File: flow/config.mk
export PLATFORM = sky130hd
export DESIGN_NAME = cordic_2taylor
export DESIGN_NICKNAME = cordic_2taylor
export VERILOG_FILES = /design/flow/design.v
export SDC_FILE = /design/flow/constraint.sdc
export NUM_CORES = 4
export LEC_CHECK = 0
export CAP_MARGIN = 25
export CORE_MARGIN = 2
export CORE_UTILIZATION = 72
export CTS_CLUSTER_DIAMETER = 337
export CTS_CLUSTER_SIZE = 61
export GPL_ROUTABILITY_DRIVEN = 1
export GPL_TIMING_DRIVEN = 1
export MAX_ROUTING_LAYER = met4
export MIN_ROUTING_LAYER = met1
export PLACE_DENSITY = 0.67
export SLEW_MARGIN = 20
File: flow/constraint.sdc
create_clock -name core_clock -period 8.54 [get_ports {clk}]
set_input_delay 1.7080 -clock core_clock [delete_from_list [all_inputs] [get_ports {clk}]]
set_output_delay 1.7080 -clock core_clock [all_outputs]
set_load 0.01 [all_outputs]
File: flow/design.v
module sin_h(
    input signed [15:0] r_in,
    output signed [15:0] r_out
    );
     wire signed [15:0] a,b,c,d;
     assign a = r_in + (r_in >>> 2);
     assign b = (a >>> 4)+(r_in >>> 6);
     assign c = b+a; 
     assign d = (c >>> 5)+(r_in);
     assign r_out = d >>>1;     
endmodule
module cos_h(
    input signed [15:0] r,
    output signed [15:0] r_o
    );
    wire signed [15:0] a,b,c,d;
  assign a = r + (r >>> 2);
  assign b = r + (a >>> 2);
  assign c = b >>> 9;
  assign d = r + (r >>> 3);
  assign r_o = c+d;
endmodule
module sinh_23(
    input signed [15:0] rin,
    input S,
    output signed [15:0] rout
    );
     wire signed [15:0] a,b,c,d,e;
     assign a = (rin >>> 4)+ rin;
     assign b = rin + (rin >>> 9);
     assign c = b + (a >>> 7);
     assign d = c >>> 2;
     assign e = b >>> 3;
     assign rout = S? d:e;
endmodule
module cosh_23(
    input signed [15:0] ri,
    input sel,
    output signed [15:0] ro
    );
    wire signed [15:0] a,b,c,d;
    assign a = ri >>>7;
    assign b = (ri >>> 8)+ ri;
    assign c = b >>> 5;
    assign d = sel? c:b;
    assign ro = d + ri;
endmodule
module sinh_45(
    input signed [15:0] rin,
    input s,
    output signed [15:0] rout    
    );
    wire signed [15:0] a,b,c;
    assign a = rin >>> 4;
    assign b = rin >>> 5;
    assign c = s? a:b;
    assign rout = c;
endmodule
module cosh_45(
    input signed [15:0] rin,
    input s,
    output signed [15:0] rout    
    );
    wire signed [15:0] a,b,c;
    assign a = rin >>> 11;
    assign b = rin >>> 9;
    assign c = s? b:a;
    assign rout = rin + c;
endmodule
module stage_1(
    input signed [15:0] x_in,
    input signed [15:0] y_in,
    input signed [15:0] ang_in,
    input clk,
    input reset,
    output reg signed [15:0] x_out,
    output reg signed [15:0] y_out,
    output reg signed [15:0] ang_out
    );
    wire signed [15:0] p,q,u,v,abs_theta;
    assign abs_theta = ang_in[15] ? (~ang_in + 1'b1) : ang_in;
    reg signed [15:0] r,s,w,x,z,k; 
    sin_h S1(.r_in(y_in), .r_out(q));
    sin_h S2(.r_in(x_in), .r_out(u));
    cos_h C1(.r(x_in), .r_o(p));
    cos_h C2(.r(y_in), .r_o(v));
    always @(posedge clk, posedge reset)
    begin
    if(reset)
      begin
      x_out <= 16'b0000000000000000;
      y_out <= 16'b0000000000000000;
      ang_out <= 16'b0000000000000000;
      end
    else
    begin
      if (abs_theta <= 16'b0001000000000000)
         begin
         x_out <= x_in;
         y_out <= y_in;
         ang_out <= ang_in;
         end
      else 
         begin
         case(ang_in[15])
         1'b0: begin 
              x_out <= p+q; 
              y_out <= u+v; 
              ang_out <= ang_in - 16'b0010000000000000; 
              end
         1'b1: begin 
              x_out <= p-q; 
              y_out <= v-u; 
              ang_out <= ang_in + 16'b0010000000000000; 
              end
          endcase
         end
  end
end
endmodule
module stage_23(
    input signed [15:0] x_pr,
    input signed [15:0] y_pr,
    input signed [15:0] ang_pr,
    input clk,
    input reset,
    output reg signed [15:0] sx2_op,
    output reg signed [15:0] sy2_op,
    output reg signed [15:0] sa2_op
    );
  wire signed [15:0] abs_theta,o1,o2,o3,o4,w1,w2,w3,w4;
  assign abs_theta = ang_pr[15] ? (~ang_pr + 1'b1) : ang_pr;
  wire sel23;
  assign sel23 = (abs_theta > 16'b0000110000000000)?1'b1:1'b0;
  sinh_23 S1(.rin(x_pr),.S(sel23),.rout(o1));
  sinh_23 S2(.rin(y_pr),.S(sel23),.rout(o2));
  cosh_23 C1(.ri(x_pr),.sel(sel23),.ro(o3));
  cosh_23 C2(.ri(y_pr),.sel(sel23),.ro(o4)); 
always @(posedge clk, posedge reset)
begin
  if(reset)
      begin
      sx2_op <= 16'b0000000000000000;
      sy2_op<= 16'b0000000000000000;
      sa2_op <= 16'b0000000000000000;
      end
  else 
     begin
     if (abs_theta > 16'b0000110000000000 | abs_theta <= 16'b0000010000000000)
      begin
      sx2_op <= x_pr;
      sy2_op <= y_pr;
      sa2_op <= ang_pr;
      end
  else
      begin
         if(ang_pr[15])
          begin
          sx2_op <= o3 - o2;
          sy2_op <= o4 - o1;
          sa2_op <= sel23? (ang_pr + 16'b0001000000000000) : (ang_pr + 16'b0000100000000000);
          end
         else
          begin
          sx2_op <= o3 + o2;
          sy2_op <= o4 + o1;
          sa2_op <= sel23? (ang_pr - 16'b0001000000000000) : (ang_pr - 16'b0000100000000000);
          end
      end 
    end
end
endmodule  
module stage_45(
    input signed [15:0] sx2_op,
    input signed [15:0] sy2_op,
    input signed [15:0] sa2_op,
    input clk,
    input reset,
    output reg signed [15:0] x_nxt,
    output reg signed [15:0] y_nxt,
    output reg signed [15:0] ang_nxt
    );
    wire signed [15:0] o5,o6,o7,o8,w5,w6,w7,w8,abs_theta2;
    wire sel45;
    assign abs_theta2 = sa2_op[15] ? (~sa2_op + 1'b1) : sa2_op;
    assign sel45 = (abs_theta2 > 16'b0000001100000000)? 1'b1:1'b0;
sinh_45 S3(.rin(sx2_op),.s(sel45),.rout(o5));
sinh_45 S4(.rin(sy2_op),.s(sel45),.rout(o6));
cosh_45 C3(.rin(sx2_op),.s(sel45),.rout(o7));
cosh_45 C4(.rin(sy2_op),.s(sel45),.rout(o8));
always @(posedge clk, posedge reset)
begin
   if(reset)
      begin
      x_nxt <= 16'b0000000000000000;
      y_nxt <= 16'b0000000000000000;
      ang_nxt <= 16'b0000000000000000;
      end
   else
      begin
         if(abs_theta2 <= 16'b0000000100000000)
             begin
             x_nxt <= sx2_op;
             y_nxt <= sy2_op;
             ang_nxt <= sa2_op;
             end 
         else
             begin
             if(sa2_op[15])
                begin
                x_nxt <= o7 - o5;
                y_nxt <= o8 - o6;
                ang_nxt <= sel45? (sa2_op + 16'b0000010000000000) : (sa2_op + 16'b0000001000000000);
                end
             else
                begin
                x_nxt <= o7 + o5;
                y_nxt <= o8 + o6;
                ang_nxt <= sel45? (sa2_op - 16'b0000010000000000) : (sa2_op - 16'b0000001000000000);
                end
             end
      end
end
endmodule
module last_stage(
    input signed [15:0] x3,
    input signed [15:0] y3,
    input signed [15:0] ang3,
    input clk,
    input reset,
    output reg signed [15:0] xf,
    output reg signed [15:0] yf
    );
    wire signed [15:0] abs_theta,w1,w2,w3,w4,w5,w6;
    assign abs_theta = ang3[15] ? (~ang3 + 1'b1) : ang3;
    wire [3:0] k;
    assign k = abs_theta[15:12] + abs_theta[11];
    assign w1 = y3 >>> 9;
    assign w2 = x3 >>> 9;
    assign w3 = k*w1;
    assign w4 = k*w2;
    always @(posedge clk, posedge reset)
    begin
       if (reset)
         begin
         xf <= 16'b0000000000000000;
         yf <= 16'b0000000000000000;
         end
       else 
          begin
               if (ang3[15])
                 begin
                 xf <= x3 + w3;
                 yf <= y3 + w4;
                 end
               else 
                 begin
                 xf <= x3 - w3;
                 yf <= y3 - w4;
                 end
          end
    end
endmodule
`timescale 1ns / 100ps
module cordic_2taylor (
input clk,
input reset,
input signed [15:0] ang,
input signed [15:0] xin,
input signed [15:0] yin,
output signed [15:0] Xout,
output signed [15:0] Yout);
wire signed [15:0] x1, y1, theta1;           
wire signed [15:0] x2, y2, theta2;           
wire signed [15:0] x3, y3, theta3;           
    stage_1 S1(xin,yin,ang,clk,reset,x1,y1,theta1);
    stage_23 S2(x1,y1,theta1,clk,reset,x2,y2,theta2);
    stage_45 S3(x2,y2,theta2,clk,reset,x3,y3,theta3);
    last_stage S4(x3,y3,theta3,clk,reset,Xout,Yout);
endmodule
File: flow/run.sh
#!/bin/bash
# the make line also repeats each setting of config.mk as NAME=value (left out here)
make -C /OpenROAD-flow-scripts/flow DESIGN_CONFIG=/design/flow/config.mk WORK_HOME=/design/flow/orfs CLKGATE_MAP_FILE= finish
==> ci_impl_report.md, run 1 <==
### Yosys + OpenROAD results

| Metric | Value |
|---|---|
| Hold_buf cts | 0 |
| Hpwl dp | 74.6 mm |
| Basic Gates by Area | 19.6% |
| Yosys xor share | 11.0% |
| Max-area cell share | 18.2% |
| Routability Congestion | 0.973 |
| Synth area leader | ha_1 |
| Sequential fraction of the synthesis area | 13.6% |
| PortBufs | 81 |
| Die height | 216 µm |
| Syn Nets | 4781 |
| AO/OA Area Share | 23.3% |
| Cell area after synthesis | 32300 µm² |
| H-tree depth | 4 |
| Unique masters post-synth | 101 |
| Clock root buffer master | clkbuf_16 |
| Init Core Util | 73.1% |
| Clock Path Buffers | 2 |
| Setup WS pre-CTS | -1560 ps |
| Most instantiated cells after synthesis | ha_1, nand2_1, inv_1 |
| Post-DP Area | 37200 µm² |
| EDFF count, synth | 0 |
| Yosys reg bits | 176 |
| Num Clock Sinks | 176 |
| Core Box Area | 44200 µm² |
| Mapped Cells | 4147 |
| Mux share | 1.39% |
| Number of I/O pins | 82 |
| Average size of a mapped cell | 7.79 µm² |
| Die Wd | 216 µm |
| Asr flop ratio synth | 100% |
| Status | stopped before the end |
| Cell with the most instances after synthesis | ha_1 |
| Die area | 46600 µm² |
| Yosys-reported design area after synthesis | 32300 µm² |
| Row cnt | 77 |
| Commonest flop | dfrtp_1 |
| Failing step | global routing |
| Number of standard cells reported by yosys | 4147 |
| Synth Area in Adders | 25.3% |
| Yosys warnings | 4 |
| Synth top area cells | ha_1, dfrtp_1, fa_1 |
| Top comb family, area | adder cells |
| CTS Buf Count | 17 |
==> metrics by stage <==
step	cells	setup TNS, ps
CTS	5246	-298
floorplan	4147	-941
detailed placement	5164	-20750
global placement	5164	-15420
==> repair_timing <==
item,4_1_cts
resized,215
setup buffers,53
endpoints found under the setup margin,18
pin swaps,125
==> run 2, diff against run 1 <==
- CAP_MARGIN: 25 -> 15
- CORE_MARGIN: 2 -> 9
- CORE_UTILIZATION: 72 -> 42
- CTS_CLUSTER_DIAMETER: 337 -> 21
- GPL_TIMING_DRIVEN: 1 -> 0
- PLACE_DENSITY: 0.67 -> unset
- SETUP_SLACK_MARGIN: unset -> 0.72
- SLEW_MARGIN: 20 -> 40
- clock period: 8.54 -> 6.54 ns (I/O delays scaled with it)
==> ci_impl_report.md, run 2 <==
## Synthesis and layout report

| Metric | Value |
|---|---|
| CP Launch Point | xin[2] |
| Hold Path Class | flip-flop to flip-flop |
| Post-placement cell count | 5266 (+2.0%) |
| Worst EP required | 6920 ps |
| H-tree depth | 4 (unchanged) |
| RSZ-0062 raised after global routing | true |
| Met2 Wirelength | 54.6 mm |
| Commonest flop | dfrtp_1 |
| Critical Path End | S1.y_out[15] |
| Cycle use final | 132% |
| Crit path max-delay family | AND-OR/OR-AND gates |
| Core Box Area | 76100 µm² (+72%) |
| Yosys reg bits | 176 (unchanged) |
| Grt total ovfl | 0 |
| Cell with the most instances after synthesis | ha_1 |
| Largest net degree at the start of global routing | 28 |
| Tot GR Track Use | 24.8% |
| WL met3 | 6.03 mm |
| Final hold vios | 0 |
| Final setup fails | 34 |
| CP Capture Type | flip-flop |
| PortBufs | 81 (unchanged) |
| Post-DP Area | 35600 µm² (-4.3%) |
| Crit-path most repeated cell | o21ai_2 |
| Yosys warnings | 4 (unchanged) |
| Worst-path clk slew | 90 ps |
| Log Warnings | 44 |
| EDFF count, synth | 0 (unchanged) |
| Filler cells | 6730 |
| Asr flop ratio synth | 100% (unchanged) |
| Number of standard cells reported by yosys | 4147 (unchanged) |
| Remaining DRCs | 0 |
| Clock Skew | 21.1 ps |
| TritonCTS clock tree | yes |
| Hpwl dp | 82.2 mm (+10%) |
| Global-route wire length before repair | 168 mm |
| Average size of a mapped cell | 7.79 µm² (unchanged) |
| CTS Buf Count | 17 (unchanged) |
| Die area | 87200 µm² (+87%) |
| Slowest CP cell | o41a_1 |
| Synth top area cells | ha_1, dfrtp_1, fa_1 |
| Clock root buffer master | clkbuf_16 |
| Tightest Pin Transition | 948 ps |
| Yosys xor share | 11.0% (unchanged) |
| Number of global-route vias before repair | 31100 |
| Unique masters post-synth | 101 (unchanged) |
| Antenna Nets Post-Route | 0 |
| RR Endpoint | S2.sx2_op[15] |
| DR top layer | met4 |
| Die Wd | 295 µm (+37%) |
| Max-area cell share | 18.2% (unchanged) |
| WL met1 | 47.8 mm |
| Hold Path Depth | 0 |
| Mapped Cells | 4147 (unchanged) |
| Init Core Util | 42.5% (-31 points) |
| CP Depth | 42 |
| Final Slew Violations | 0 |
| Area Overhead vs Synth | 37.2% |
| Fin cells | 5729 |
| Final TNS setup | -31920 ps |
| MaxCap Viol Count | 0 |
| Crit start category | primary input |
| Num Clock Sinks | 176 (unchanged) |
| Routability Congestion | 0.939 (-3.5%) |
| Most instantiated cells after synthesis | ha_1, nand2_1, inv_1 |
| Basic Gates by Area | 19.6% (unchanged) |
| Synth Area in Adders | 25.3% (unchanged) |
| Number of I/O pins | 82 (unchanged) |
| Detailed Route Iter0 Violations | 2433 |
| Sequential fraction of the synthesis area | 13.6% (unchanged) |
| Crit-path max cell delay | 460 ps |
| Clock Path Buffers | 2 (unchanged) |
| Reg2Reg Depth | 25 |
| Routed len/inst | 19.6 µm |
| Top comb family, area | adder cells |
| Post-layout nets | 5317 |
| Worst skew pair latency | 510 ps |
| Initial antenna violation count | 2 |
| AO/OA Area Share | 23.3% (unchanged) |
| Worst Hold End | S3.ang_nxt[1] |
| Cell area after synthesis | 32300 µm² (unchanged) |
| Crit-path max FO | 4 |
| Die height | 295 µm (+37%) |
| Hold_buf cts | 0 (unchanged) |
| Syn Nets | 4781 (unchanged) |
| Crit path buf inv count | 8 |
| Minimum clock period | 8660 ps |
| Design area | 44300 µm² |
| Drt first pass iters | 6 |
| Layout Check Failures | negative setup slack |
| Mux share | 1.39% (unchanged) |
| Worst hold start | S2.sa2_op[1] |
| Synth area leader | ha_1 |
| Setup WS pre-CTS | -3880 ps (-2320 ps) |
| Max-slew headroom | 36.8% |
| Peak Freq | 115 MHz |
| Flop2flop setup slack | -510 ps |
| Reg2Reg Launch Point | S1.y_out[15] |
| Status | complete, but fails checks |
| Via count | 32900 |
| CP arrival | 9040 ps |
| Final worst slack | -2120 ps |
| Row cnt | 101 (+31%) |
| Via density | 5.74 |
| Crit Path Category | primary input to flip-flop |
| DRT Wirelength | 112 mm |
| Yosys-reported design area after synthesis | 32300 µm² (unchanged) |
run 2: layout make-up:
cell class,count,area (µm²),share of cell area (%)
antenna,3,7.51,0.0169
buffer,107,736,1.66
inverter,378,1450,3.27
sequential,176,4440,10.0
tap,1030,1290,2.91
clock buffer,17,425,0.960
multi-input combinational,3486,31300,70.5
clock inverter,15,225,0.508
timing repair buffer,517,4500,10.1
run 2: repair_timing:
action	in CTS	in global routing
resized	644	527
pin swaps	305	376
setup endpoints to repair	91	86
setup buffers	272	156
hold endpoints to repair	0	0
run 2: per-layer routing:
metal  vias up  track usage (%)
met3       239             3.04
li1      15900                -
met4         0             7.98
met5         -                -
met1     15800             30.7
met2       981             42.0
run 2: per-stage QoR:
| stage | hold slack (ps) | utilization (%) |
|---|---|---|
| after detailed placement | 410 | 46.8 |
| final | 446 | 58.3 |
| after global routing | 453 | 58.3 |
| after CTS | 436 | 53.6 |
| after floorplan | 385 | - |
| after global placement | 418 | 46.5 |
==> run 3, diff against run 2 <==
- CAP_MARGIN: 15 -> 0
- CORE_MARGIN: 9 -> 2
- CORE_UTILIZATION: 42 -> 72
- CTS_CLUSTER_DIAMETER: 21 -> 192
- CTS_CLUSTER_SIZE: 61 -> unset
- GPL_ROUTABILITY_DRIVEN: 1 -> unset
- GPL_TIMING_DRIVEN: 0 -> unset
- MIN_ROUTING_LAYER: met1 -> unset
- SETUP_SLACK_MARGIN: 0.72 -> 1.5
- SLEW_MARGIN: 40 -> 20
- clock period: 6.54 -> 9.5 ns (I/O delays scaled with it)
==> ci_impl_report.md, run 3 <==
### Yosys + OpenROAD results

| Metric | Value |
|---|---|
| PortBufs | 81 (unchanged) |
| Asr flop ratio synth | 100% (unchanged) |
| Number of I/O pins | 82 (unchanged) |
| Commonest flop | dfrtp_1 |
| Hpwl dp | 73.3 mm (-11%) |
| Die height | 216 µm (-27%) |
| Routability Congestion | 0.988 (+5.2%) |
| Most instantiated cells after synthesis | ha_1, nand2_1, inv_1 |
| Cell area after synthesis | 32300 µm² (unchanged) |
| Failing step | global routing |
| Yosys reg bits | 176 (unchanged) |
| Die Wd | 216 µm (-27%) |
| Unique masters post-synth | 101 (unchanged) |
| CTS Buf Count | 17 (unchanged) |
| Sequential fraction of the synthesis area | 13.6% (unchanged) |
| Hold_buf cts | 0 (unchanged) |
| Yosys xor share | 11.0% (unchanged) |
| Post-placement cell count | 5101 (-3.1%) |
| Top comb family, area | adder cells |
| Synth Area in Adders | 25.3% (unchanged) |
| Status | stopped before the end |
| Synth area leader | ha_1 |
| Mux share | 1.39% (unchanged) |
| Yosys warnings | 4 (unchanged) |
| Yosys-reported design area after synthesis | 32300 µm² (unchanged) |
| Clock Path Buffers | 2 (unchanged) |
| Synth top area cells | ha_1, dfrtp_1, fa_1 |
| Basic Gates by Area | 19.6% (unchanged) |
| Syn Nets | 4781 (unchanged) |
| Average size of a mapped cell | 7.79 µm² (unchanged) |
| Core Box Area | 44200 µm² (-42%) |
| Number of standard cells reported by yosys | 4147 (unchanged) |
| Cell with the most instances after synthesis | ha_1 |
| Die area | 46600 µm² (-47%) |
| Row cnt | 77 (-24%) |
| Max-area cell share | 18.2% (unchanged) |
| Clock root buffer master | clkbuf_16 |
| EDFF count, synth | 0 (unchanged) |
| Init Core Util | 73.1% (+31 points) |
| Setup WS pre-CTS | -762 ps (+3120 ps) |
| AO/OA Area Share | 23.3% (unchanged) |
| Num Clock Sinks | 176 (unchanged) |
| Mapped Cells | 4147 (unchanged) |
| H-tree depth | 4 (unchanged) |
## run 3: what timing repair did
action	4_1_cts
setup buffers	36
endpoints found under the setup margin	26
pin swaps	109
gates resized	153
## run 3: stage by stage
stage / area [µm²] / hold slack (ps) / utilization, % / TNS [ps]
after floorplan: 32800 / 385 / - / 0
after global placement: 36900 / 403 / 83.4 / -1450
after detailed placement: 36900 / 413 / 83.4 / -4150
after CTS: 38200 / 427 / 86.4 / 0
==> run 4, diff against run 3 <==
- CAP_MARGIN: 0 -> 20
- CORE_UTILIZATION: 72 -> 50
- CTS_CLUSTER_DIAMETER: 192 -> unset
- CTS_CLUSTER_SIZE: unset -> 41
- GPL_ROUTABILITY_DRIVEN: unset -> 1
- PLACE_DENSITY: unset -> 0.5
- SETUP_SLACK_MARGIN: 1.5 -> unset
- clock period: 9.5 -> 7.34 ns (I/O delays scaled with it)
==> ci_impl_report.md, run 4 <==
## Synthesis and layout report

| Metric | Value |
|---|---|
| Status | complete, but fails checks |
| Layout Check Failures | negative setup slack |
| PortBufs | 81 (unchanged) |
| Hold_buf cts | 0 (unchanged) |
| Initial antenna violation count | 0 |
| Synth Area in Adders | 25.3% (unchanged) |
| Routability Congestion | 0.912 (-7.6%) |
| Peak Freq | 117 MHz |
| Grt total ovfl | 0 |
| Top comb family, area | adder cells |
| Die area | 66700 µm² (+43%) |
| Crit Path Category | primary input to flip-flop |
| Cell area after synthesis | 32300 µm² (unchanged) |
| Log Warnings | 48 |
| Average size of a mapped cell | 7.79 µm² (unchanged) |
| Crit path buf inv count | 4 |
| Worst Hold End | S3.ang_nxt[7] |
| Mapped Cells | 4147 (unchanged) |
| Die height | 258 µm (+20%) |
| TritonCTS clock tree | yes |
| Worst-path clk slew | 80 ps |
| Setup WS pre-CTS | -2260 ps (-1490 ps) |
| Crit path max-delay family | AND-OR/OR-AND gates |
| Final TNS setup | -14060 ps |
| Init Core Util | 50.4% (-23 points) |
| Reg2Reg Depth | 37 |
| Mux share | 1.39% (unchanged) |
| Worst hold start | S2.sa2_op[7] |
| Yosys xor share | 11.0% (unchanged) |
| Post-layout nets | 5452 |
| Num Clock Sinks | 176 (unchanged) |
| MaxCap Viol Count | 0 |
| Tot GR Track Use | 28.4% |
| Basic Gates by Area | 19.6% (unchanged) |
| Largest net degree at the start of global routing | 115 |
| DRT Wirelength | 93.0 mm |
| Cycle use final | 116% |
| Final setup fails | 20 |
| Via density | 5.58 |
| Remaining DRCs | 0 |
| Flop2flop setup slack | 400 ps |
| Synth top area cells | ha_1, dfrtp_1, fa_1 |
| Clock Skew | 13.7 ps |
| Number of standard cells reported by yosys | 4147 (unchanged) |
| Detailed Route Iter0 Violations | 1429 |
| CP arrival | 8920 ps |
| CP Depth | 39 |
| EDFF count, synth | 0 (unchanged) |
| CP Capture Type | flip-flop |
| Hpwl dp | 75.3 mm (+2.6%) |
| AO/OA Area Share | 23.3% (unchanged) |
| Max-area cell share | 18.2% (unchanged) |
| Final Slew Violations | 0 |
| Final hold vios | 0 |
| CP Launch Point | xin[2] |
| Global-route wire length before repair | 150 mm |
| Row cnt | 93 (+21%) |
| H-tree depth | 4 (unchanged) |
| Number of I/O pins | 82 (unchanged) |
| Sequential fraction of the synthesis area | 13.6% (unchanged) |
| Max-slew headroom | 31.3% |
| Yosys reg bits | 176 (unchanged) |
| CTS Buf Count | 17 (unchanged) |
| Cell with the most instances after synthesis | ha_1 |
| Crit-path max FO | 3 |
| Hold Path Class | flip-flop to flip-flop |
| Most instantiated cells after synthesis | ha_1, nand2_1, inv_1 |
| Commonest flop | dfrtp_1 |
| Yosys-reported design area after synthesis | 32300 µm² (unchanged) |
| Yosys warnings | 4 (unchanged) |
| Syn Nets | 4781 (unchanged) |
| Antenna diode count | 0 |
| RSZ-0062 raised after global routing | true |
| Antenna Nets Post-Route | 0 |
| Drt first pass iters | 8 |
| Clock Path Buffers | 2 (unchanged) |
| Core Box Area | 64100 µm² (+45%) |
| Minimum clock period | 8530 ps |
| Critical Path End | S1.y_out[15] |
| Via count | 31700 |
| Synth area leader | ha_1 |
| Reg2Reg Launch Point | S1.y_out[6] |
| Unique masters post-synth | 101 (unchanged) |
| Asr flop ratio synth | 100% (unchanged) |
| Worst EP required | 7730 ps |
| Crit-path max cell delay | 450 ps |
| Crit-path most repeated cell | o21ai_2 |
| Worst skew pair latency | 500 ps |
| Tightest Pin Transition | 1030 ps |
| Die Wd | 258 µm (+20%) |
| Final worst slack | -1190 ps |
| Area Overhead vs Synth | 29.2% |
| Hold Path Depth | 0 |
| Routed len/inst | 16.4 µm |
| RR Endpoint | S2.sx2_op[15] |
| Slowest CP cell | o41a_1 |
| Crit start category | primary input |
| Clock root buffer master | clkbuf_16 |
| Number of global-route vias before repair | 30300 |
-- run 4: area by class of cell --
type                       instances  area [µm²]
clock buffer                      18         439
clock inverter                    14         218
fill                            5685       22400
inverter                         378        1430
multi-input combinational       3486       28200
sequential                       176        4410
tap                              855        1070
timing repair buffer             759        6000
-- run 4: through the flow --
| stage | instance area (µm²) | instances | hold slack (ps) | utilization, % |
|---|---|---|---|---|
| 6_report | 41700 | 5686 | 432 | 65.1 |
| 5_1_grt | 41700 | 5686 | 449 | 65.1 |
| 4_1_cts | 40400 | 5650 | 433 | 63.0 |
| 2_1_floorplan | 32800 | 4147 | 385 | - |
| 3_3_place_gp | 38700 | 5567 | 420 | 60.4 |
| 3_5_place_dp | 38700 | 5567 | 426 | 60.4 |
-- run 4: layer usage --
layer  up-vias  GRT usage, %  wire length, µm
li1      16100             -                -
met1     15000          34.1            40800
met4         0          7.87             2540
met5         -             -                0
met2       505          50.7            47400
met3       119          2.30             2230
-- run 4: repair_timing --
| item | 4_1_cts | 5_1_grt |
|---|---|---|
| gates cloned | 0 | 0 |
| setup endpoints to repair | 29 | 39 |
| pin swaps | 104 | 162 |
| setup buffers | 54 | 37 |
| gates resized | 179 | 244 |
==> run 5, diff against run 4 <==
- ABC_AREA: unset -> 1
- CAP_MARGIN: 20 -> 0
- CORE_UTILIZATION: 50 -> 40
- CTS_CLUSTER_DIAMETER: unset -> 338
- CTS_CLUSTER_SIZE: 41 -> 86
- GPL_ROUTABILITY_DRIVEN: 1 -> unset
- HOLD_SLACK_MARGIN: unset -> -0.07
- MAX_ROUTING_LAYER: met4 -> unset
- PLACE_DENSITY: 0.5 -> unset
- PLACE_DENSITY_LB_ADDON: unset -> 0.02
- SETUP_SLACK_MARGIN: unset -> -0.97
- TNS_END_PERCENT: unset -> 5
- clock period: 7.34 -> 10.0 ns (I/O delays scaled with it)
==> ci_impl_report.md, run 5 <==
## Synthesis and layout report

| Metric | Value |
|---|---|
| Status | timing/DRC/antenna clean |
| Initial antenna violation count | 0 (unchanged) |
| Init Core Util | 40.5% (-9.9 points) |
| Worst EP required | 10380 ps (+2650 ps) |
| Clock Skew | 23.5 ps (+9.73 ps) |
| Grt total ovfl | 0 (unchanged) |
| CP Depth | 45 (+15%) |
| Crit Path Category | primary input to flip-flop |
| PortBufs | 81 (unchanged) |
| Cell with the most instances after synthesis | nand2_1 |
| Max-area cell share | 18.7% (+0.48 points) |
| GR peak layer | met2 |
| Crit path buf inv count | 6 (+2) |
| Largest net degree at the start of global routing | 113 (-1.7%) |
| Filler cells | 8229 (+45%) |
| Design area | 34900 µm² (-16%) |
| Antenna diode count | 0 (unchanged) |
| Slowest CP cell | fa_1 |
| Crit-path max cell delay | 500 ps (+50 ps) |
| Number of standard cells reported by yosys | 4552 (+9.8%) |
| AO/OA Area Share | 15.5% (-7.8 points) |
| Hold Path Depth | 0 (unchanged) |
| Hpwl dp | 75.8 mm (+0.66%) |
| Routability Congestion | 0.863 (-5.4%) |
| Worst hold start | S1.ang_out[6] |
| Commonest flop | dfrtp_1 |
| H-tree depth | 4 (unchanged) |
| Synth area leader | ha_1 |
| Max-slew headroom | 18.5% (-13 points) |
| Post-layout nets | 5352 (-1.8%) |
| Final Slew Violations | 0 (unchanged) |
| Number of global-route vias before repair | 28200 (-7.0%) |
| Synth top area cells | ha_1, dfrtp_1, nand2_1 |
| Area Overhead vs Synth | 10.9% |
| Tightest Pin Transition | 1210 ps (+183 ps) |
| Sequential fraction of the synthesis area | 14.0% (+0.36 points) |
| Detailed Route Iter0 Violations | 1262 (-12%) |
| Num Clock Sinks | 176 (unchanged) |
| Core Box Area | 77700 µm² (+21%) |
| Number of I/O pins | 82 (unchanged) |
| CP Launch Point | yin[2] |
| Die area | 81000 µm² (+21%) |
| Global-route wire length before repair | 145 mm (-3.3%) |
| Synth Area in Adders | 25.9% (+0.63 points) |
| Unique masters post-synth | 59 (-42%) |
| Cycle use final | 94.3% (-22 points) |
| Cts repair resizes | 0 (-100%) |
| Tot GR Track Use | 22.1% (-6.2 points) |
| Yosys reg bits | 176 (unchanged) |
| Antenna Nets Post-Route | 0 (unchanged) |
| Drt first pass iters | 5 (-3) |
| Post-DP Area | 34300 µm² (-11%) |
| RR Endpoint | S4.xf[15] |
| Asr flop ratio synth | 100% (unchanged) |
| Yosys warnings | 4 (unchanged) |
| Worst skew pair latency | 500 ps (about the same) |
| Die Wd | 285 µm (+10%) |
| Met1 GRT Util | 26.5% (-7.6 points) |
| Crit start category | primary input |
| Remaining DRCs | 0 (unchanged) |
| Yosys xor share | 12.6% (+1.6 points) |
| Yosys-reported design area after synthesis | 31500 µm² (-2.5%) |
| DRT Wirelength | 88.1 mm (-5.3%) |
| Reg2Reg Launch Point | S3.ang_nxt[3] |
| Worst Hold End | S2.sa2_op[6] |
| Average size of a mapped cell | 6.92 µm² (-11%) |
| Final TNS setup | 0 ps (+14060 ps) |
| Met3 GRT Util | 1.75% (-0.55 points) |
| Finished Core Util | 44.9% (-20 points) |
| Log Warnings | 43 (-10%) |
| Final setup fails | 0 (-100%) |
| Minimum clock period | 9430 ps |
| Crit path max-delay family | AND-OR/OR-AND gates |
| Final hold vios | 0 (unchanged) |
| EDFF count, synth | 0 (unchanged) |
| Basic Gates by Area | 21.4% (+1.8 points) |
| CP Capture Type | flip-flop |
| Crit-path max FO | 4 (+1) |
| Hold Path Class | flip-flop to flip-flop |
| Die height | 285 µm (+10%) |
| Flop2flop setup slack | 2150 ps (+1750 ps) |
| MaxCap Viol Count | 0 (unchanged) |
| Routed len/inst | 15.3 µm (-6.7%) |
| Top comb family, area | adder cells |
| CTS Buf Count | 17 (unchanged) |
| Mux share | 0% (-1.4 points) |
| TritonCTS clock tree | yes |
| Mapped Cells | 4552 (+9.8%) |
| Worst-path clk slew | 80 ps (about the same) |
| Hold_buf cts | 0 (unchanged) |
| Via density | 4.93 (-12%) |
| Reg2Reg Depth | 34 (-8.1%) |
| Critical Path End | S1.x_out[15] |
| Most instantiated cells after synthesis | nand2_1, inv_1, ha_1 |
| Post-CTS setup buffers | 0 (-100%) |
| Via count | 28500 (-10%) |
| Cell area after synthesis | 31500 µm² (-2.5%) |
| Row cnt | 102 (+9.7%) |
| Met2 Resource Use GR | 42.5% (-8.2 points) |
| CP arrival | 9810 ps (+890 ps) |
| Peak Freq | 106 MHz |
| Clock root buffer master | clkbuf_16 |
| Syn Nets | 5186 (+8.5%) |
| Clock Path Buffers | 2 (unchanged) |
[run 5: final cells by class]
type	count	area (µm²)	area share [%]
timing repair buffer	214	1810	5.18
multi-input combinational	3508	23800	68.0
inverter	801	3020	8.64
clock buffer	17	425	1.22
tap	1040	1300	3.73
sequential	176	4400	12.6
clock inverter	15	211	0.605
[run 5: stage by stage]
step | hold WS [ps] | std cells | setup slack, ps
after CTS | 401 | 5771 | 537
final | 397 | 5771 | 569
after global placement | 380 | 5739 | 87.7
after floorplan | 354 | 4552 | 994
after global routing | 409 | 5771 | -378
after detailed placement | 382 | 5739 | 32.9
[run 5: per-layer routing]
metal	share of wire (%)	routed length, µm
met3	1.8	1620
met1	44	38600
met5	0	0
met2	53	46400
met4	1.7	1530
==> run 6, diff against run 5 <==
- ABC_AREA: 1 -> unset
- CAP_MARGIN: 0 -> 30
- CELL_PAD_IN_SITES_GLOBAL_PLACEMENT: unset -> 0
- CORE_ASPECT_RATIO: unset -> 0.53
- CORE_MARGIN: 2 -> 7
- CORE_UTILIZATION: 40 -> 42
- CTS_CLUSTER_DIAMETER: 338 -> 21
- CTS_CLUSTER_SIZE: 86 -> 61
- GPL_ROUTABILITY_DRIVEN: unset -> 1
- GPL_TIMING_DRIVEN: unset -> 0
- HOLD_SLACK_MARGIN: -0.07 -> unset
- MAX_ROUTING_LAYER: unset -> met4
- MIN_ROUTING_LAYER: unset -> met2
- PLACE_DENSITY_LB_ADDON: 0.02 -> 0.23
- SETUP_SLACK_MARGIN: -0.97 -> 0.72
- SLEW_MARGIN: 20 -> 40
- TNS_END_PERCENT: 5 -> unset
- clock period: 10.0 -> 14.8 ns (I/O delays scaled with it)
==> ci_impl_report.md, run 6 <==
### Yosys + OpenROAD results

| Metric | Value |
|---|---|
| Status | stopped before the end |
| Failing step | global routing |
| Error msg | [ERROR GRT-0116] Global routing finished with congestion. Check the congestion regions in the DRC Viewer. |
| Average size of a mapped cell | 7.79 µm² (+13%) |
| Asr flop ratio synth | 100% (unchanged) |
| Row cnt | 73 (-28%) |
| Die height | 216 µm (-24%) |
| Hpwl dp | 102 mm (+34%) |
| Hold_buf cts | 0 (unchanged) |
| Commonest flop | dfrtp_1 |
| Unique masters post-synth | 101 (+71%) |
| Clock root buffer master | clkbuf_16 |
| Yosys warnings | 4 (unchanged) |
| Tot GR Track Use | 63.6% |
| Syn Nets | 4781 (-7.8%) |
| H-tree depth | 4 (unchanged) |
| Mapped Cells | 4147 (-8.9%) |
| PortBufs | 81 (unchanged) |
| Basic Gates by Area | 19.6% (-1.8 points) |
| Number of I/O pins | 82 (unchanged) |
| Die area | 85300 µm² (+5.3%) |
| AO/OA Area Share | 23.3% (+7.8 points) |
| Max-area cell share | 18.2% (-0.48 points) |
| Post-CTS setup buffers | 0 (unchanged) |
| Yosys reg bits | 176 (unchanged) |
| Core Box Area | 75500 µm² (-2.8%) |
| Die Wd | 395 µm (+39%) |
| Clock Path Buffers | 2 (unchanged) |
| Sequential fraction of the synthesis area | 13.6% (-0.36 points) |
| Synth top area cells | ha_1, dfrtp_1, fa_1 |
| Top comb family, area | adder cells |
| Cell area after synthesis | 32300 µm² (+2.6%) |
| Num Clock Sinks | 176 (unchanged) |
| Cell with the most instances after synthesis | ha_1 |
| CTS Buf Count | 17 (unchanged) |
| Cts repair resizes | 0 (unchanged) |
| Grt total ovfl | 625 |
| Yosys xor share | 11.0% (-1.6 points) |
| Most instantiated cells after synthesis | ha_1, nand2_1, inv_1 |
| Mux share | 1.39% (+1.4 points) |
| Number of standard cells reported by yosys | 4147 (-8.9%) |
| Routability Congestion | 1.12 (+30%) |
| Synth area leader | ha_1 |
| EDFF count, synth | 0 (unchanged) |
| Init Core Util | 42.8% (+2.3 points) |
| Synth Area in Adders | 25.3% (-0.63 points) |
| Yosys-reported design area after synthesis | 32300 µm² (+2.6%) |
-- run 6: per-layer routing --
| metal | track usage (%) | GRT overflow |
|---|---|---|
| met1 | - | - |
| met2 | 68.0 | 13 |
| met3 | 85.6 | 609 |
| met4 | 19.9 | 3 |
| met5 | - | - |
-- run 6: per-stage QoR --
stage | worst slack, ps | utilization, % | cell area, µm² | std cells
2_1_floorplan | 3700 | - | 32300 | 4147
3_3_place_gp | 1260 | 45.5 | 34400 | 5240
3_5_place_dp | 1270 | 45.7 | 34500 | 5242
4_1_cts | 1780 | 46.5 | 35100 | 5274
==> run 7, diff against run 6 <==
- ABC_AREA: unset -> 1
- CAP_MARGIN: 30 -> 20
- CELL_PAD_IN_SITES_GLOBAL_PLACEMENT: 0 -> unset
- CORE_ASPECT_RATIO: 0.53 -> unset
- CORE_MARGIN: 7 -> 2
- CORE_UTILIZATION: 42 -> 72
- CTS_CLUSTER_DIAMETER: 21 -> 123
- CTS_CLUSTER_SIZE: 61 -> unset
- GPL_ROUTABILITY_DRIVEN: 1 -> unset
- GPL_TIMING_DRIVEN: 0 -> unset
- MAX_ROUTING_LAYER: met4 -> unset
- MIN_ROUTING_LAYER: met2 -> unset
- PLACE_DENSITY_LB_ADDON: 0.23 -> 0.14
- SETUP_SLACK_MARGIN: 0.72 -> unset
- SLEW_MARGIN: 40 -> 20
- clock period: 14.8 -> 5.83 ns (I/O delays scaled with it)
==> ci_impl_report.md, run 7 <==
### Yosys + OpenROAD results

| Metric | Value |
|---|---|
| Synth area leader | ha_1 |
| EDFF count, synth | 0 (unchanged) |
| Cell area after synthesis | 31500 µm² (-2.5%) |
| Unique masters post-synth | 59 (-42%) |
| Error msg | [ERROR GRT-0116] Global routing finished with congestion. Check the congestion regions in the DRC Viewer. |
| Failing step | global routing |
| Number of standard cells reported by yosys | 4552 (+9.8%) |
| Sequential fraction of the synthesis area | 14.0% (+0.36 points) |
| Syn Nets | 5186 (+8.5%) |
| Average size of a mapped cell | 6.92 µm² (-11%) |
| Die height | 213 µm (-1.3%) |
| CTS Buf Count | 17 (unchanged) |
| AO/OA Area Share | 15.5% (-7.8 points) |
| Hold_buf cts | 0 (unchanged) |
| Core Box Area | 43100 µm² (-43%) |
| Synth top area cells | ha_1, dfrtp_1, nand2_1 |
| Status | stopped before the end |
| Num Clock Sinks | 176 (unchanged) |
| Yosys xor share | 12.6% (+1.6 points) |
| Mux share | 0% (-1.4 points) |
| Synth Area in Adders | 25.9% (+0.63 points) |
| Top comb family, area | adder cells |
| Yosys warnings | 4 (unchanged) |
| Clock root buffer master | clkbuf_16 |
| Most instantiated cells after synthesis | nand2_1, inv_1, ha_1 |
| Max-area cell share | 18.7% (+0.48 points) |
| Number of I/O pins | 82 (unchanged) |
| Post-placement cell count | 5780 (+10%) |
| Yosys reg bits | 176 (unchanged) |
| H-tree depth | 4 (unchanged) |
| Hpwl dp | 83.9 mm (-18%) |
| Row cnt | 76 (+4.1%) |
| Clock Path Buffers | 2 (unchanged) |
| Cell with the most instances after synthesis | nand2_1 |
| Mapped Cells | 4552 (+9.8%) |
| Setup WS pre-CTS | -3060 ps (-4320 ps) |
| Asr flop ratio synth | 100% (unchanged) |
| Commonest flop | dfrtp_1 |
| Yosys-reported design area after synthesis | 31500 µm² (-2.5%) |
| Init Core Util | 73.1% (+30 points) |
| PortBufs | 81 (unchanged) |
| Routability Congestion | 1.03 (-7.8%) |
| Grt total ovfl | 374 |
| Basic Gates by Area | 21.4% (+1.8 points) |
| Die Wd | 213 µm (-46%) |
| Die area | 45400 µm² (-47%) |
| Post-DP Area | 38100 µm² (+10%) |
| Tot GR Track Use | 82.5% |
run 7: what timing repair did:
item	in CTS
gates cloned	0
resized	334
setup buffers	97
pin swaps	219
setup endpoints to repair	57
run 7: layer usage:
metal	track usage, %	GRT overflow
met5	29.7	2
met3	69.0	17
met4	89.0	133
met2	98.3	218
met1	79.7	4
==> run 8, diff against run 7 <==
- ABC_AREA: 1 -> unset
- CORE_UTILIZATION: 72 -> 68
- CTS_CLUSTER_DIAMETER: 123 -> unset
- PLACE_DENSITY_LB_ADDON: 0.14 -> unset
- SETUP_SLACK_MARGIN: unset -> 1.98
- clock period: 5.83 -> 7.15 ns (I/O delays scaled with it)
==> ci_impl_report.md, run 8 <==
### Yosys + OpenROAD results

| Metric | Value |
|---|---|
| CTS Buf Count | 17 (unchanged) |
| Init Core Util | 69.1% (-4.0 points) |
| Unique masters post-synth | 101 (+71%) |
| Yosys reg bits | 176 (unchanged) |
| Clock Path Buffers | 2 (unchanged) |
| Grt total ovfl | 251 |
| H-tree depth | 4 (unchanged) |
| Core Box Area | 46800 µm² (+8.5%) |
| PortBufs | 81 (unchanged) |
| Num Clock Sinks | 176 (unchanged) |
| Yosys-reported design area after synthesis | 32300 µm² (+2.6%) |
| Clock root buffer master | clkbuf_16 |
| Average size of a mapped cell | 7.79 µm² (+13%) |
| Row cnt | 79 (+3.9%) |
| Number of I/O pins | 82 (unchanged) |
| Routability Congestion | 0.979 (-5.3%) |
| Number of standard cells reported by yosys | 4147 (-8.9%) |
| Die height | 222 µm (+4.2%) |
| AO/OA Area Share | 23.3% (+7.8 points) |
| Top comb family, area | adder cells |
| Most instantiated cells after synthesis | ha_1, nand2_1, inv_1 |
| Tot GR Track Use | 77.2% |
| Yosys warnings | 4 (unchanged) |
| Hpwl dp | 75.7 mm (-9.7%) |
| Die area | 49300 µm² (+8.5%) |
| Synth Area in Adders | 25.3% (-0.63 points) |
| Status | stopped before the end |
| Cell with the most instances after synthesis | ha_1 |
| Cell area after synthesis | 32300 µm² (+2.6%) |
| Mux share | 1.39% (+1.4 points) |
| Post-placement cell count | 5241 (-9.3%) |
| Sequential fraction of the synthesis area | 13.6% (-0.36 points) |
| Die Wd | 222 µm (+4.2%) |
| Max-area cell share | 18.2% (-0.48 points) |
| Basic Gates by Area | 19.6% (-1.8 points) |
| Synth top area cells | ha_1, dfrtp_1, fa_1 |
| EDFF count, synth | 0 (unchanged) |
| Asr flop ratio synth | 100% (unchanged) |
| Synth area leader | ha_1 |
| Yosys xor share | 11.0% (-1.6 points) |
| Error msg | [ERROR GRT-0232] Routing congestion too high. Check the congestion heatmap in the GUI. |
| Mapped Cells | 4147 (-8.9%) |
| Setup WS pre-CTS | -2540 ps (+511 ps) |
| Commonest flop | dfrtp_1 |
| Syn Nets | 4781 (-7.8%) |
| Failing step | global routing |
[run 8: what timing repair did]
| action | in CTS |
|---|---|
| pin swaps | 298 |
| hold buffers | 0 |
| gates cloned | 1 |
| buffers inserted | 115 |
| gates resized | 375 |
| endpoints found under the setup margin | 99 |
[run 8: metal layers]
layer	overflow	global-route usage [%]
met5	0	19.3
met4	101	79.1
met3	3	63.1
met2	146	96.2
met1	1	74.7
[run 8: stage by stage]
step | area [µm²]
after detailed placement | 38300
after CTS | 41400
after global placement | 38300
after floorplan | 33400
==> run 9, diff against run 8 <==
- ABC_AREA: unset -> 1
- CORE_UTILIZATION: 68 -> 70
- CTS_CLUSTER_SIZE: unset -> 49
- PLACE_DENSITY_LB_ADDON: unset -> 0.14
- SETUP_SLACK_MARGIN: 1.98 -> 2.1
- clock period: 7.15 -> 7.1 ns (I/O delays scaled with it)
==> ci_impl_report.md, run 9 <==
### Yosys + OpenROAD results

| Metric | Value |
|---|---|
| Sequential fraction of the synthesis area | 14.0% (+0.36 points) |
| PortBufs | 81 (unchanged) |
| Error msg | [ERROR GRT-0232] Routing congestion too high. Check the congestion heatmap in the GUI. |
| Clock Path Buffers | 2 (unchanged) |
| Yosys warnings | 4 (unchanged) |
| Cell with the most instances after synthesis | nand2_1 |
| Average size of a mapped cell | 6.92 µm² (-11%) |
| Synth area leader | ha_1 |
| Yosys xor share | 12.6% (+1.6 points) |
| Post-placement cell count | 5589 (+6.6%) |
| Failing step | global routing |
| Synth Area in Adders | 25.9% (+0.63 points) |
| Top comb family, area | adder cells |
| Cell area after synthesis | 31500 µm² (-2.5%) |
| Status | stopped before the end |
| Yosys reg bits | 176 (unchanged) |
| Die area | 46700 µm² (-5.2%) |
| Routability Congestion | 0.963 (-1.7%) |
| Yosys-reported design area after synthesis | 31500 µm² (-2.5%) |
| Num Clock Sinks | 176 (unchanged) |
| Init Core Util | 71.0% (+1.9 points) |
| Number of I/O pins | 82 (unchanged) |
| Number of standard cells reported by yosys | 4552 (+9.8%) |
| AO/OA Area Share | 15.5% (-7.8 points) |
| Die Wd | 216 µm (-2.7%) |
| Basic Gates by Area | 21.4% (+1.8 points) |
| Hpwl dp | 72.2 mm (-4.7%) |
| Commonest flop | dfrtp_1 |
| Row cnt | 77 (-2.5%) |
| Hold_buf cts | 0 (unchanged) |
| Mux share | 0% (-1.4 points) |
| Mapped Cells | 4552 (+9.8%) |
| Most instantiated cells after synthesis | nand2_1, inv_1, ha_1 |
| Post-DP Area | 36700 µm² (-4.2%) |
| Grt total ovfl | 8208 |
| Clock root buffer master | clkbuf_16 |
| Tot GR Track Use | 114% |
| CTS Buf Count | 17 (unchanged) |
| Synth top area cells | ha_1, dfrtp_1, nand2_1 |
| Max-area cell share | 18.7% (+0.48 points) |
| Asr flop ratio synth | 100% (unchanged) |
| H-tree depth | 4 (unchanged) |
| Syn Nets | 5186 (+8.5%) |
| Unique masters post-synth | 59 (-42%) |
| Die height | 216 µm (-2.7%) |
| Core Box Area | 44300 µm² (-5.2%) |
| EDFF count, synth | 0 (unchanged) |
-- run 9: repair_timing --
action	CTS
setup buffers	81
cloned	0
endpoints found under the setup margin	99
gates resized	349
pin swaps	249
endpoints found under the hold margin	0
-- run 9: layer usage --
metal | global-route usage (%) | overflow
met5 | 34.8 | 6
met4 | 121 | 1075
met3 | 74.7 | 53
met2 | 174 | 7013
met1 | 93.4 | 61
-- run 9: through the flow --
step / hold WS, ps / TNS, ps / worst slack [ps]
global placement: 397 / -24280 / -1580
floorplan: 354 / -3540 / -646
CTS: 415 / -5110 / -656
detailed placement: 404 / -31060 / -1800
==> run 10, diff against run 9 <==
- ABC_AREA: 1 -> unset
- CAP_MARGIN: 20 -> 0
- CELL_PAD_IN_SITES_DETAIL_PLACEMENT: unset -> 2
- CORE_ASPECT_RATIO: unset -> 1.24
- CORE_UTILIZATION: 70 -> 40
- CTS_CLUSTER_SIZE: 49 -> unset
- GPL_TIMING_DRIVEN: unset -> 0
- HOLD_SLACK_MARGIN: unset -> 0.17
- PLACE_DENSITY_LB_ADDON: 0.14 -> unset
- SETUP_SLACK_MARGIN: 2.1 -> 1.97
- clock period: 7.1 -> 8.67 ns (I/O delays scaled with it)
==> ci_impl_report.md, run 10 <==
### Yosys + OpenROAD results

| Metric | Value |
|---|---|
| Asr flop ratio synth | 100% (unchanged) |
| Clock Path Buffers | 2 (unchanged) |
| Mapped Cells | 4147 (-8.9%) |
| Core Box Area | 80400 µm² (+81%) |
| Unique masters post-synth | 101 (+71%) |
| CTS Buf Count | 17 (unchanged) |
| Mux share | 1.39% (+1.4 points) |
| Commonest flop | dfrtp_1 |
| Cell area after synthesis | 32300 µm² (+2.6%) |
| Die Wd | 259 µm (+20%) |
| Yosys reg bits | 176 (unchanged) |
| Average size of a mapped cell | 7.79 µm² (+13%) |
| Post-placement cell count | 5291 (-5.3%) |
| AO/OA Area Share | 23.3% (+7.8 points) |
| Grt total ovfl | 387 |
| EDFF count, synth | 0 (unchanged) |
| Die height | 320 µm (+48%) |
| Hold_buf cts | 0 (unchanged) |
| H-tree depth | 4 (unchanged) |
| Number of I/O pins | 82 (unchanged) |
| Row cnt | 116 (+51%) |
| Error msg | [ERROR GRT-0232] Routing congestion too high. Check the congestion heatmap in the GUI. |
| Top comb family, area | adder cells |
| PortBufs | 81 (unchanged) |
| Yosys-reported design area after synthesis | 32300 µm² (+2.6%) |
| Number of standard cells reported by yosys | 4147 (-8.9%) |
| Syn Nets | 4781 (-7.8%) |
| Synth Area in Adders | 25.3% (-0.63 points) |
| Init Core Util | 40.2% (-31 points) |
| Synth top area cells | ha_1, dfrtp_1, fa_1 |
| Clock root buffer master | clkbuf_16 |
| Hpwl dp | 131 mm (+81%) |
| Failing step | global routing |
| Num Clock Sinks | 176 (unchanged) |
| Cell with the most instances after synthesis | ha_1 |
| Most instantiated cells after synthesis | ha_1, nand2_1, inv_1 |
| Yosys warnings | 4 (unchanged) |
| Routability Congestion | 0.936 (-2.8%) |
| Yosys xor share | 11.0% (-1.6 points) |
| Tot GR Track Use | 75.3% |
| Synth area leader | ha_1 |
| Die area | 83100 µm² (+78%) |
| Max-area cell share | 18.2% (-0.48 points) |
| Status | stopped before the end |
| Basic Gates by Area | 19.6% (-1.8 points) |
| Sequential fraction of the synthesis area | 13.6% (-0.36 points) |
==> run 10: what timing repair did <==
| action | in CTS |
|---|---|
| setup buffers | 162 |
| setup endpoints to repair | 95 |
| resized | 579 |
| pin swaps | 210 |
| endpoints found under the hold margin | 0 |
==> run 10: stage by stage <==
stage / setup WS, ps / area (µm²)
3_3_place_gp: -2220 / 35000
2_1_floorplan: -325 / 32900
3_5_place_dp: -3070 / 35000
4_1_cts: -820 / 38900
==> run 10: metal layers <==
layer	GRT overflow	track usage, %
met5	1	32.9
met4	137	79.0
met3	3	62.7
met2	245	92.2
met1	1	71.2
==> run 11, diff against run 10 <==
- ABC_AREA: unset -> 0
- CAP_MARGIN: 0 -> 25
- CELL_PAD_IN_SITES_DETAIL_PLACEMENT: 2 -> unset
- CORE_ASPECT_RATIO: 1.24 -> unset
- CORE_UTILIZATION: 40 -> 22
- CTS_CLUSTER_DIAMETER: unset -> 154
- CTS_CLUSTER_SIZE: unset -> 100
- GPL_TIMING_DRIVEN: 0 -> unset
- HOLD_SLACK_MARGIN: 0.17 -> -0.07
- PLACE_DENSITY: unset -> 0.91
- SETUP_SLACK_MARGIN: 1.97 -> -0.97
- SLEW_MARGIN: 20 -> 0
- clock period: 8.67 -> 10.0 ns (I/O delays scaled with it)
==> ci_impl_report.md, run 11 <==
## Synthesis and layout report

| Metric | Value |
|---|---|
| Mapped Cells | 4147 (unchanged) |
| Grt total ovfl | 0 |
| Final hold vios | 0 |
| Final setup fails | 7 |
| Yosys xor share | 11.0% (unchanged) |
| Routability Congestion | 0.944 (+0.84%) |
| CP Launch Point | xin[2] |
| Hold Path Depth | 0 |
| Worst EP required | 10390 ps |
| AO/OA Area Share | 23.3% (unchanged) |
| Crit-path max cell delay | 660 ps |
| Crit path buf inv count | 5 |
| Syn Nets | 4781 (unchanged) |
| Global-route wire length before repair | 155 mm |
| Yosys reg bits | 176 (unchanged) |
| Antenna Nets Post-Route | 0 |
| Post-CTS setup buffers | 0 (-100%) |
| Max-area cell share | 18.2% (unchanged) |
| RR Endpoint | S3.x_nxt[15] |
| EDFF count, synth | 0 (unchanged) |
| Finished Core Util | 26.3% |
| Minimum clock period | 10370 ps |
| Reg2Reg Launch Point | S2.sa2_op[0] |
| Via count | 32300 |
| Number of global-route vias before repair | 31800 |
| Post-DP Area | 37800 µm² (+7.8%) |
| Hpwl dp | 78.6 mm (-40%) |
| Peak Freq | 96.4 MHz |
| Die area | 150000 µm² (+80%) |
| Synth area leader | ha_1 |
| CP Depth | 41 |
| H-tree depth | 4 (unchanged) |
| Max-slew headroom | 27.4% |
| Critical Path End | S1.x_out[15] |
| Post-layout nets | 5123 |
| Clock Path Buffers | 2 (unchanged) |
| DRT Wirelength | 95.7 mm |
| Yosys warnings | 4 (unchanged) |
| Final worst slack | -371 ps |
| Flop2flop setup slack | 1840 ps |
| Synth top area cells | ha_1, dfrtp_1, fa_1 |
| CP arrival | 10760 ps |
| Remaining DRCs | 0 |
| DR top layer | met4 |
| Worst hold start | S2.sa2_op[7] |
| Cts repair resizes | 0 (-100%) |
| Slowest CP cell | or4b_2 |
| Log Warnings | 44 |
| Num Clock Sinks | 176 (unchanged) |
| Met2 Wirelength | 46.5 mm |
| Clock Skew | 21.8 ps |
| Via density | 5.03 |
| Crit Path Category | primary input to flip-flop |
| Design area | 38400 µm² |
| Mux share | 1.39% (unchanged) |
| Unique masters post-synth | 101 (unchanged) |
| Init Core Util | 22.2% (-18 points) |
| Cell with the most instances after synthesis | ha_1 |
| Clock root buffer master | clkbuf_16 |
| Tot GR Track Use | 12.4% |
| Post-placement cell count | 6387 (+21%) |
| Die height | 387 µm (+21%) |
| Area Overhead vs Synth | 18.8% |
| TritonCTS clock tree | yes |
| Detailed Route Iter0 Violations | 2578 |
| Row cnt | 140 (+21%) |
| Tightest Pin Transition | 1080 ps |
| Worst-path clk slew | 90 ps |
| Largest net degree at the start of global routing | 109 |
| Worst Hold End | S3.ang_nxt[7] |
| Final Slew Violations | 0 |
| CP Capture Type | flip-flop |
| CTS Buf Count | 17 (unchanged) |
| Number of I/O pins | 82 (unchanged) |
| Basic Gates by Area | 19.6% (unchanged) |
| Crit start category | primary input |
| WL met1 | 39.5 mm |
| Average size of a mapped cell | 7.79 µm² (unchanged) |
| Layout Check Failures | negative setup slack |
| MaxCap Viol Count | 0 |
| Cycle use final | 104% |
| Routed len/inst | 14.9 µm |
| WHS | 432 ps |
| Yosys-reported design area after synthesis | 32300 µm² (unchanged) |
| Most instantiated cells after synthesis | ha_1, nand2_1, inv_1 |
| Drt first pass iters | 8 |
| Asr flop ratio synth | 100% (unchanged) |
| Core Box Area | 146000 µm² (+81%) |
| Die Wd | 387 µm (+49%) |
| Crit-path max FO | 4 |
| Top comb family, area | adder cells |
| Hold_buf cts | 0 (unchanged) |
| Worst skew pair latency | 500 ps |
| Commonest flop | dfrtp_1 |
| Sequential fraction of the synthesis area | 13.6% (unchanged) |
| Number of standard cells reported by yosys | 4147 (unchanged) |
| WL met3 | 6.44 mm |
| Synth Area in Adders | 25.3% (unchanged) |
| Crit-path most repeated cell | a21oi_1 |
| Status | complete, but fails checks |
| Crit path max-delay family | AND-OR/OR-AND gates |
| Hold Path Class | flip-flop to flip-flop |
| Fin cells | 6420 |
| Initial antenna violation count | 1 |
| Reg2Reg Depth | 33 |
| PortBufs | 81 (unchanged) |
| Cell area after synthesis | 32300 µm² (unchanged) |
run 11: layout make-up:
type / count / area (µm²)
Fill cell: 15400 / 107000
Multi-Input combinational cell: 3486 / 26100
Sequential cell: 176 / 4400
Timing Repair Buffer: 430 / 3430
Tap cell: 1917 / 2400
Inverter: 378 / 1430
Clock buffer: 17 / 425
Clock inverter: 15 / 171
Antenna cell: 1 / 2.50
run 11: per-layer routing:
layer	vias to the layer above	track usage, %
met4	0	4.58
li1	15500	-
met2	1227	22.1
met5	-	0
met3	270	1.86
met1	15300	14.9
run 11: metrics by stage:
stage          setup TNS (ps)  setup slack, ps
2_1_floorplan            -143             -143
3_3_place_gp            -2330             -566
3_5_place_dp            -4940             -785
4_1_cts                  -651             -285
5_1_grt                 -8180             -964
6_report                -1090             -371
==> run 12, diff against run 11 <==
- ABC_AREA: 0 -> unset
- CORE_UTILIZATION: 22 -> 69
- CTS_CLUSTER_DIAMETER: 154 -> 337
- CTS_CLUSTER_SIZE: 100 -> 61
- GPL_ROUTABILITY_DRIVEN: unset -> 1
- GPL_TIMING_DRIVEN: unset -> 1
- HOLD_SLACK_MARGIN: -0.07 -> unset
- MAX_ROUTING_LAYER: unset -> met4
- MIN_ROUTING_LAYER: unset -> met1
- PLACE_DENSITY: 0.91 -> 0.66
- SETUP_SLACK_MARGIN: -0.97 -> unset
- SLEW_MARGIN: 0 -> 20
- clock period: 10.0 -> 8.55 ns (I/O delays scaled with it)
==> ci_impl_report.md, run 12 <==
### Yosys + OpenROAD results

| Metric | Value |
|---|---|
| Die height | 220 µm (-43%) |
| Die area | 48600 µm² (-68%) |
| Synth Area in Adders | 25.3% (unchanged) |
| Mux share | 1.39% (unchanged) |
| Core Box Area | 46400 µm² (-68%) |
| Synth top area cells | ha_1, dfrtp_1, fa_1 |
| Init Core Util | 69.7% (+48 points) |
| EDFF count, synth | 0 (unchanged) |
| Die Wd | 220 µm (-43%) |
| Failing step | global routing |
| Routability Congestion | 0.983 (+4.1%) |
| Sequential fraction of the synthesis area | 13.6% (unchanged) |
| Hpwl dp | 72.4 mm (-7.8%) |
| Top comb family, area | adder cells |
| Yosys-reported design area after synthesis | 32300 µm² (unchanged) |
| Clock Path Buffers | 2 (unchanged) |
| Hold_buf cts | 0 (unchanged) |
| Row cnt | 79 (-44%) |
| Asr flop ratio synth | 100% (unchanged) |
| Cell area after synthesis | 32300 µm² (unchanged) |
| Clock root buffer master | clkbuf_16 |
| Syn Nets | 4781 (unchanged) |
| Cell with the most instances after synthesis | ha_1 |
| Yosys warnings | 4 (unchanged) |
| Max-area cell share | 18.2% (unchanged) |
| Number of I/O pins | 82 (unchanged) |
| H-tree depth | 4 (unchanged) |
| Status | stopped before the end |
| Average size of a mapped cell | 7.79 µm² (unchanged) |
| Synth area leader | ha_1 |
| Mapped Cells | 4147 (unchanged) |
| CTS Buf Count | 17 (unchanged) |
| Basic Gates by Area | 19.6% (unchanged) |
| PortBufs | 81 (unchanged) |
| Yosys xor share | 11.0% (unchanged) |
| AO/OA Area Share | 23.3% (unchanged) |
| Post-placement cell count | 5196 (-19%) |
| Yosys reg bits | 176 (unchanged) |
| Num Clock Sinks | 176 (unchanged) |
| Unique masters post-synth | 101 (unchanged) |
| Most instantiated cells after synthesis | ha_1, nand2_1, inv_1 |
| Commonest flop | dfrtp_1 |
| Number of standard cells reported by yosys | 4147 (unchanged) |
-- run 12: stage by stage --
| step | hold WS, ps | utilization (%) | setup WS, ps | instance area [µm²] |
|---|---|---|---|---|
| 2_1_floorplan | 385 | - | -438 | 32600 |
| 3_3_place_gp | 410 | 80.4 | -1260 | 37300 |
| 3_5_place_dp | 434 | 80.4 | -1500 | 37300 |
| 4_1_cts | 447 | 84.2 | -378 | 39000 |
-- run 12: timing repair --
item,CTS
resized,220
endpoints found under the setup margin,18
pin swaps,148
setup buffers,59
==> run 13, diff against run 12 <==
- CAP_MARGIN: 25 -> 20
- CORE_UTILIZATION: 69 -> 65
- CTS_CLUSTER_DIAMETER: 337 -> 338
- CTS_CLUSTER_SIZE: 61 -> 99
- GPL_ROUTABILITY_DRIVEN: 1 -> unset
- GPL_TIMING_DRIVEN: 1 -> unset
- MAX_ROUTING_LAYER: met4 -> unset
- MIN_ROUTING_LAYER: met1 -> unset
- PLACE_DENSITY: 0.66 -> unset
- clock period: 8.55 -> 8.23 ns (I/O delays scaled with it)
==> ci_impl_report.md, run 13 <==
## Synthesis and layout report

| Metric | Value |
|---|---|
| Clock root buffer master | clkbuf_16 |
| Cell with the most instances after synthesis | ha_1 |
| Clock Skew | 18.4 ps |
| Die area | 51500 µm² (+6.0%) |
| Crit-path max FO | 4 |
| Core Box Area | 49000 µm² (+5.6%) |
| Final setup fails | 17 |
| EDFF count, synth | 0 (unchanged) |
| PortBufs | 81 (unchanged) |
| Yosys warnings | 4 (unchanged) |
| Top comb family, area | adder cells |
| Number of standard cells reported by yosys | 4147 (unchanged) |
| Reg2Reg Depth | 31 |
| AO/OA Area Share | 23.3% (unchanged) |
| Num Clock Sinks | 176 (unchanged) |
| Remaining DRCs | 0 |
| Row cnt | 81 (+2.5%) |
| Synth area leader | ha_1 |
| Detailed Route Iter0 Violations | 2697 |
| Via count | 33100 |
| Sequential fraction of the synthesis area | 13.6% (unchanged) |
| Yosys xor share | 11.0% (unchanged) |
| Hold_buf cts | 0 (unchanged) |
| Unique masters post-synth | 101 (unchanged) |
| CP arrival | 9420 ps |
| Synth Area in Adders | 25.3% (unchanged) |
| Worst Hold End | S3.ang_nxt[7] |
| Status | complete, but fails checks |
| Mux share | 1.39% (unchanged) |
| Via density | 6.17 |
| Crit path buf inv count | 8 |
| Mapped Cells | 4147 (unchanged) |
| Basic Gates by Area | 19.6% (unchanged) |
| Synth top area cells | ha_1, dfrtp_1, fa_1 |
| Minimum clock period | 9030 ps |
| Layout Check Failures | negative setup slack |
| Number of I/O pins | 82 (unchanged) |
| TritonCTS clock tree | yes |
| Hold Path Depth | 0 |
| Init Core Util | 66.0% (-3.7 points) |
| Most instantiated cells after synthesis | ha_1, nand2_1, inv_1 |
| CP Launch Point | xin[1] |
| Largest net degree at the start of global routing | 118 |
| Antenna Nets Post-Route | 0 |
| RSZ-0062 raised after global routing | true |
| Final worst slack | -800 ps |
| Clock Path Buffers | 2 (unchanged) |
| Syn Nets | 4781 (unchanged) |
| Asr flop ratio synth | 100% (unchanged) |
| Yosys reg bits | 176 (unchanged) |
| Critical Path End | S1.y_out[15] |
| Routability Congestion | 0.950 (-3.3%) |
| Initial antenna violation count | 0 |
| Worst-path clk slew | 80 ps |
| Crit path max-delay family | AND-OR/OR-AND gates |
| Hold Path Class | flip-flop to flip-flop |
| Max-area cell share | 18.2% (unchanged) |
| DRT Wirelength | 99.7 mm |
| Cell area after synthesis | 32300 µm² (unchanged) |
| Die Wd | 227 µm (+3.0%) |
| Commonest flop | dfrtp_1 |
| H-tree depth | 4 (unchanged) |
| CTS Buf Count | 17 (unchanged) |
| Worst skew pair latency | 510 ps |
| Die height | 227 µm (+3.0%) |
| Average size of a mapped cell | 7.79 µm² (unchanged) |
| WHS | 430 ps |
| Yosys-reported design area after synthesis | 32300 µm² (unchanged) |
| Hpwl dp | 72.2 mm (-0.35%) |
==> run 13: cell type report <==
class / count / area, µm² / share of cell area, %
timing repair buffer: 640 / 5070 / 12.6
multi-input combinational: 3486 / 27700 / 69.2
inverter: 378 / 1430 / 3.56
sequential: 176 / 4410 / 11.0
clock buffer: 17 / 425 / 1.06
clock inverter: 15 / 215 / 0.537
tap: 664 / 831 / 2.07
==> run 13: what timing repair did <==
| action | in CTS | in global routing |
|---|---|---|
| gates resized | 237 | 117 |
| pin swaps | 140 | 80 |
| endpoints found under the hold margin | 0 | 0 |
| setup endpoints to repair | 19 | 22 |
| buffers inserted | 60 | 25 |
==> run 13: metal layers <==
| metal | part of all wire [%] | vias up | GRT usage, % | wire length (µm) |
|---|---|---|---|---|
| met1 | 40 | 15600 | 42.6 | 39800 |
| met4 | 5.9 | 0 | 19.0 | 5920 |
| met3 | 5.3 | 398 | 4.23 | 5250 |
| li1 | - | 15900 | - | - |
| met2 | 49 | 1202 | 64.5 | 48800 |
| met5 | 0 | - | 0 | 0 |
==> run 13: per-stage QoR <==
stage,setup WS (ps),cell area (µm²),std cells,setup TNS [ps]
after floorplan,-678,32600,4147,-1900
after global placement,-1480,37500,5260,-20840
after detailed placement,-1620,37500,5260,-24260
after CTS,-513,39400,5352,-2330
after global routing,-1050,40100,5376,-11550
final,-800,40100,5376,-7390
